== run A ==
## top_module
module top_module (
    clk,
    rst,
    X,
    n,
    start,
    Y,
    valid,
    ready,
    overflow,
    error
);
For scale: ~5600 cells after synthesis, about 280 flip-flops.
export LEC_CHECK = 0
export ABC_AREA = 1
export CAP_MARGIN = 20
export CORE_MARGIN = 2
export CORE_UTILIZATION = 72
export CTS_CLUSTER_SIZE = 72
export HOLD_SLACK_MARGIN = 0.29
export PLACE_DENSITY_LB_ADDON = 0.01
export SETUP_SLACK_MARGIN = -0.49
export SLEW_MARGIN = 20
create_clock -name core_clock -period 8.08 [get_ports {clk}]
run.sh (not shown) runs the stock make flow with config.mk's settings and CLKGATE_MAP_FILE=.
Tool error GRT-0232 stopped run A during 5_1_grt; no final results.
Modified inputs, run B compared to run A
-- flow/config.mk --
<<< run A, line 8
export ABC_AREA = 1
>>> run B, line 8
<<< run A, line 11
export CORE_UTILIZATION = 72
export CTS_CLUSTER_SIZE = 72
export HOLD_SLACK_MARGIN = 0.29
export PLACE_DENSITY_LB_ADDON = 0.01
export SETUP_SLACK_MARGIN = -0.49
export SLEW_MARGIN = 20
>>> run B, line 10
export CORE_UTILIZATION = 40
export PLACE_DENSITY_LB_ADDON = 0.07
export SLEW_MARGIN = 25
==> flow/constraint.sdc <==
create_clock -name core_clock -period 15.0 [get_ports {clk}]
set_input_delay 3.0000 -clock core_clock [delete_from_list [all_inputs] [get_ports {clk}]]
set_output_delay 3.0000 -clock core_clock [all_outputs]
set_load 0.01 [all_outputs]
Results
Having completed the whole flow, run B delivered a layout that passed the timing, DRC and antenna checks.
The placed cell count in run B was lower than what run A gave.
Measured against run B, the die boundary width of run A comes out at 0.77 times the reference value.
Run A fits on a die that is smaller than the die of run B.
Measured against run B, the core box area of run A comes out at 0.58 times the reference value.
Re parity-gate share of the synthesized area counting xor and xnor cells: run B is 0.55 points up on run A.
What run C does differently from run B at the input level:
-- flow/config.mk --
<<< run B, line 10
export CORE_UTILIZATION = 40
export PLACE_DENSITY_LB_ADDON = 0.07
export SLEW_MARGIN = 25
>>> run C, line 10
export CORE_UTILIZATION = 45
export SETUP_SLACK_MARGIN = 1.47
export SLEW_MARGIN = 20
==> flow/constraint.sdc <==
create_clock -name core_clock -period 7.6 [get_ports {clk}]
set_input_delay 1.5200 -clock core_clock [delete_from_list [all_inputs] [get_ports {clk}]]
set_output_delay 1.5200 -clock core_clock [all_outputs]
set_load 0.01 [all_outputs]
Notes after the runs:
Area of the core for run C: 11% down relative to run B. [run C] flow finished | final checks: failed | reasons: setup timing. Taking run C as 1.0, run B lands at 0.931 on wire length of the first global-routing pass. The peak fanout along the critical path of run C falls short of that of run B by 2. Run C vs run B, total CTS buffers went down by 10%. Run C ends up with a critical path depth that is about 10% higher than in run B. Compared to run B, run C has first-iteration detailed-routing DRC count 19% higher.
### run C -> run D
-- flow/config.mk --
<<< run C, line 10
export CORE_UTILIZATION = 45
export SETUP_SLACK_MARGIN = 1.47
>>> run D, line 10
export CORE_UTILIZATION = 40
export PLACE_DENSITY_LB_ADDON = 0.21
export SETUP_SLACK_MARGIN = -1.24
==> flow/constraint.sdc <==
create_clock -name core_clock -period 15.0 [get_ports {clk}]
set_input_delay 3.0000 -clock core_clock [delete_from_list [all_inputs] [get_ports {clk}]]
set_output_delay 3.0000 -clock core_clock [all_outputs]
set_load 0.01 [all_outputs]
Results
Re cell count after synthesis: no difference whatsoever between run D and run C.
In run D the implementation completed, yet the final layout does not meet the checks, the culprit being setup timing.
Diff run C and run D: post-layout worst setup margin lower in run C
| routed wire length | run D vs run C | better |
Number of fillers in the final layout in run D vs run C: up 2692

========
Starting RTL as in the previous note.
Settings: LEC_CHECK=0, ABC_AREA=1, CAP_MARGIN=20, CORE_MARGIN=2, CORE_UTILIZATION=72, CTS_CLUSTER_DIAMETER=303, GPL_ROUTABILITY_DRIVEN=1, MIN_ROUTING_LAYER=met1, PLACE_DENSITY_LB_ADDON=0.16, SETUP_SLACK_MARGIN=0.33, SLEW_MARGIN=20, TNS_END_PERCENT=35; clock period 12.2 ns.
The baseline ran to the end with no violations.
Edit:
Settings changed: ABC_AREA 1 to default, CORE_UTILIZATION 72 to 40, CTS_CLUSTER_DIAMETER 303 to default, GPL_ROUTABILITY_DRIVEN 1 to default, MIN_ROUTING_LAYER met1 to default, PLACE_DENSITY_LB_ADDON 0.16 to default, SETUP_SLACK_MARGIN 0.33 to default, TNS_END_PERCENT 35 to default.
Clock period 12.2 ns to 14.5 ns, I/O delays scaled along.
=>
- worst setup slack got worse by 0.077 ns
- via count went down by about a fifth
- hold slack got worse by 0.0054 ns
- synthesized cell count went down by about a fifth
Edit:
Settings changed: CORE_UTILIZATION 40 to 72, PLACE_DENSITY_LB_ADDON from default to 0.01.
Clock period 14.5 ns to 11.7 ns, I/O delays scaled along.
With this change the flow completed, yet does not pass: setup timing.
Setup slack got worse by 1.4 ns.
Via count climbs by 11%.
Wire length climbs by 7.5%.
Clock skew climbs by 0.014 ns.
Cell count drops by 2.4%.
